==> 11-07: inputs <==
==> flow/design.v (excerpt) <==
module ALU (
    input Clk,
    input Reset,
    input [7:0] operand_A, operand_B,
    input [3:0] Sel,
    output [7:0] Out,
    output [3:0] Flag);
    reg [7:0] Result;
    reg [3:0] FlagCpy;
    reg [7:0] nResult;
    reg [3:0] nFlag;
    reg [8:0] extendResult;
    reg [15:0] extendResult1;
    assign Out = Result;
    assign Flag = FlagCpy;
    always @(*)
    begin
        nResult = Result;
        nFlag = FlagCpy;
        extendResult = 9'd0;
        extendResult1 = 16'd0;
        case(Sel)
            4'h0:
                begin
                    extendResult = operand_A + operand_B;
                    if(extendResult >> 8 == 1)
                        nFlag = nFlag | 4'b0010;
                    else
                        nResult = extendResult[7:0];
                end
            4'h1:
                begin
                    if(operand_A < operand_B)
                        nFlag = nFlag | 4'b1000;
                    else
                        nResult = operand_A - operand_B;
                end
            4'h2:
                begin
                    extendResult1 = operand_A * operand_B;
                    if(extendResult1 >> 8 != 0)
                        nFlag = nFlag | 4'b0100;
                    else
                        nResult = operand_A * operand_B;
                    if(nResult == 0)
                        nFlag = nFlag | 4'b0001;
                end
            4'h3:
                begin
                    if(operand_A < operand_B)
                        nFlag = nFlag | 4'b1000;
  ...
clock: 17.0 ns
lec_check: 0
cap_margin: 10
core_aspect_ratio: 0.5
core_margin: 2
core_utilization: 30
gpl_timing_driven: 1
hold_slack_margin: 0.14
max_routing_layer: met5
place_density: 0.89
setup_slack_margin: -0.9
slew_margin: 20
tns_end_percent: 20
run.sh (not shown) runs the stock make flow with config.mk's settings and CLKGATE_MAP_FILE=.
==> 04-18: changes against 11-07 <==
- CAP_MARGIN: 10 -> 20
- CORE_ASPECT_RATIO: 0.5 -> not set
- CORE_UTILIZATION: 30 -> 40
- GPL_TIMING_DRIVEN: 1 -> not set
- HOLD_SLACK_MARGIN: 0.14 -> not set
- MAX_ROUTING_LAYER: met5 -> not set
- PLACE_DENSITY: 0.89 -> not set
- SETUP_SLACK_MARGIN: -0.9 -> not set
- TNS_END_PERCENT: 20 -> not set
==> flow/constraint.sdc (replaced) <==
create_clock -name core_clock -period 13.5 [get_ports {Clk}]
set_input_delay 2.7000 -clock core_clock [delete_from_list [all_inputs] [get_ports {Clk}]]
set_output_delay 2.7000 -clock core_clock [all_outputs]
set_load 0.01 [all_outputs]
==> results <==
Clock-buffer cell count: 11-07 is higher than 04-18 (1). Sequential share of layout area: 04-18 is lower than 11-07 (0.14 points). In synthesized area, 04-18 and 11-07 do not differ. In 11-07 the clock skew is higher than in 04-18, by 0.0014 ns. In sequential cell count, 11-07 and 04-18 do not differ. Worst hold slack: 04-18 is better than 11-07 (0.0031 ns). In synthesized cell count, 11-07 and 04-18 do not differ.
==> figures <==
metric                                                                   04-18                  11-07
Count of cell instances traversed by the critical path                      45                     49
RR Endpoint                                             FlagCpy[0]$_DFFE_PP0P_  Result[1]$_DFFE_PP0P_
Register-to-register setup slack                                      11.88 ns               15.30 ns
Placeable core area                                                 16000 um^2             21590 um^2
Combined area of the multi-input logic cells                         5897 um^2              5757 um^2
Ratio of layout area to synthesized area                               1.1435x                1.1058x
Overall power                                                      0.0006350 W            0.0004913 W
Clock group total power                                            0.0000515 W            0.0000485 W
Antenna diode count                                                          0                      1
Non-Filler Instances                                                      1128                   1186
Run status                                            timing/DRC/antenna clean  timing/DRC/antenna clean
Critical Path Slowest Stage Cell                                        or4b_4                 nor4_2
Fin Clk Skew                                                       0.001729 ns            0.003088 ns
Critical path buffers and inverters                                          4                      2
Initial DRC count                                                          536                    909

========
==> 05-21: inputs <==
==> flow/design.v <==
module ALU (
    input Clk,
    input Reset,
    input [7:0] operand_A, operand_B,
    input [3:0] Sel,
    output [7:0] Out,
    output [3:0] Flag);
    reg [7:0] Result;
    reg [3:0] FlagCpy;
    reg [7:0] nResult;
    reg [3:0] nFlag;
    reg [8:0] extendResult;
    reg [15:0] extendResult1;
    assign Out = Result;
    assign Flag = FlagCpy;
    always @(*)
    begin
        nResult = Result;
        nFlag = FlagCpy;
        extendResult = 9'd0;
        extendResult1 = 16'd0;
        case(Sel)
            4'h0:
                begin
                    extendResult = operand_A + operand_B;
                    if(extendResult >> 8 == 1)
                        nFlag = nFlag | 4'b0010;
                    else
                        nResult = extendResult[7:0];
                end
            4'h1:
                begin
                    if(operand_A < operand_B)
                        nFlag = nFlag | 4'b1000;
                    else
                        nResult = operand_A - operand_B;
                end
            4'h2:
                begin
                    extendResult1 = operand_A * operand_B;
                    if(extendResult1 >> 8 != 0)
                        nFlag = nFlag | 4'b0100;
                    else
                        nResult = operand_A * operand_B;
                    if(nResult == 0)
                        nFlag = nFlag | 4'b0001;
                end
            4'h3:
                begin
                    if(operand_A < operand_B)
                        nFlag = nFlag | 4'b1000;
                    else if(operand_B == 0)
                        nResult = 8'hFF;
                    else
                        nResult = operand_A / operand_B;
                    if(nResult == 0)
                        nFlag = nFlag | 4'b0001;
                end
            4'h4:
                begin
                extendResult1 = operand_A << operand_B;
                if(operand_B > 8 || (operand_A==1&&operand_B==8))
                    nFlag = nFlag | 4'b0010;
                else
                    begin
                    extendResult1 = operand_A << operand_B;
                    if(extendResult1 << 8 != 0)
                        nFlag = nFlag | 4'b0010;
                    else
                        nResult = operand_A << operand_B;
                    end
                if(nResult == 0)
                    nFlag = nFlag | 4'b0001;
                end
            4'h5:
                begin
                nResult = operand_A >> operand_B;
                if(nResult == 0)
                    nFlag = nFlag | 4'b0001;
                if(operand_B > 8 || (operand_B == 8 && operand_A==1) || (operand_B==7&&(operand_A == 2 || operand_A==3)) || operand_B==6&&(operand_A<=7&&operand_A>=4) || operand_B==5&&(operand_A<=15&&operand_A>=8) || operand_B==4&&(operand_A<=31&&operand_A>=16))
                    nFlag = nFlag | 4'b1000;
                end
            4'h6:
                begin
                nResult = operand_A & operand_B;
                if(nResult == 0)
                    nFlag = nFlag | 1;
                end
            4'h7:
                begin
                nResult = operand_A | operand_B;
                if(nResult == 0)
                    nFlag = nFlag | 1;
                end
            4'h8:
                begin
                nResult = operand_A ^ operand_B;
                if(nResult == 0)
                    nFlag = nFlag | 1;
                end
            4'h9:
                begin
                nResult = ~(operand_A ^ operand_B);
                if(nResult == 0)
                    nFlag = nFlag | 1;
                end
            4'hA:
                begin
                nResult = ~(operand_A & operand_B);
                if(nResult == 0)
                    nFlag = nFlag | 1;
                end
            4'hB:
                begin
                nResult = ~(operand_A | operand_B);
                if(nResult == 0)
                    nFlag = nFlag | 1;
                end
            default:
                nResult = 8'h00;
        endcase
    end
    always @(posedge Clk, posedge Reset)
    begin
        if(Reset) begin
            Result <= 8'h00;
            FlagCpy <= 4'b0000;
        end else begin
            Result <= nResult;
            FlagCpy <= nFlag;
        end
    end
endmodule
==> flow/run.sh <==
#!/bin/bash
# the make line also repeats each setting of config.mk as NAME=value (left out here)
make -C /OpenROAD-flow-scripts/flow DESIGN_CONFIG=/design/flow/config.mk WORK_HOME=/design/flow/orfs CLKGATE_MAP_FILE= finish
==> flow/config.mk <==
export PLATFORM = sky130hd
export DESIGN_NAME = ALU
export DESIGN_NICKNAME = ALU
export VERILOG_FILES = /design/flow/design.v
export SDC_FILE = /design/flow/constraint.sdc
export NUM_CORES = 4
export LEC_CHECK = 0
export CAP_MARGIN = 10
export CORE_MARGIN = 2
export CORE_UTILIZATION = 70
export CTS_CLUSTER_DIAMETER = 40
export CTS_CLUSTER_SIZE = 32
export GPL_TIMING_DRIVEN = 1
export HOLD_SLACK_MARGIN = -0.1
export MAX_ROUTING_LAYER = met4
export PLACE_DENSITY = 0.65
export SETUP_SLACK_MARGIN = 3.38
export SLEW_MARGIN = 20
export TNS_END_PERCENT = 80
==> flow/constraint.sdc <==
create_clock -name core_clock -period 11.8 [get_ports {Clk}]
set_input_delay 2.3600 -clock core_clock [delete_from_list [all_inputs] [get_ports {Clk}]]
set_output_delay 2.3600 -clock core_clock [all_outputs]
set_load 0.01 [all_outputs]
==> 05-20: changes against 05-21 <==
- CORE_ASPECT_RATIO: not set -> 0.5
- CORE_UTILIZATION: 70 -> 30
- CTS_CLUSTER_DIAMETER: 40 -> not set
- CTS_CLUSTER_SIZE: 32 -> not set
- GPL_ROUTABILITY_DRIVEN: not set -> 0
- HOLD_SLACK_MARGIN: -0.1 -> not set
- MAX_ROUTING_LAYER: met4 -> met5
- SETUP_SLACK_MARGIN: 3.38 -> -0.9
- TNS_END_PERCENT: 80 -> 100
==> flow/constraint.sdc (replaced) <==
create_clock -name core_clock -period 17.0 [get_ports {Clk}]
set_input_delay 3.4000 -clock core_clock [delete_from_list [all_inputs] [get_ports {Clk}]]
set_output_delay 3.4000 -clock core_clock [all_outputs]
set_load 0.01 [all_outputs]
==> comparison table <==
|  | 05-21 | 05-20 |
|---|---|---|
| Post-CTS Setup Repair Bufs | 20 | 0 |
| Row count | 35 | 38 |
| Area of the chip | 10200 µm² | 23200 µm² |
| DIE HEIGHT | 101 µm | 109 µm |
| Result of the run | stopped before the end | finished clean |
| Failing step | global routing (5_1_grt) | - |
| Worst setup slack after placement | -1.37 ns | 0.544 ns |
| Count of cells resized by post-cts repair | 66 | 0 |
| Core utilization at floorplan | 71.6% | 30.5% |
| Cell Count Post-Placement | 1057 | 1182 |
| Detail Placement HPWL | 18300 µm | 17100 µm |
| Placeable core region | 9200 µm² | 21600 µm² |
| Root cell of the clock tree | sky130_fd_sc_hd__clkbuf_8 | sky130_fd_sc_hd__clkbuf_16 |
| Placed standard-cell area | 7660 µm² | 7200 µm² |
No activity file was given, so power comes from the tool's default toggle rates.
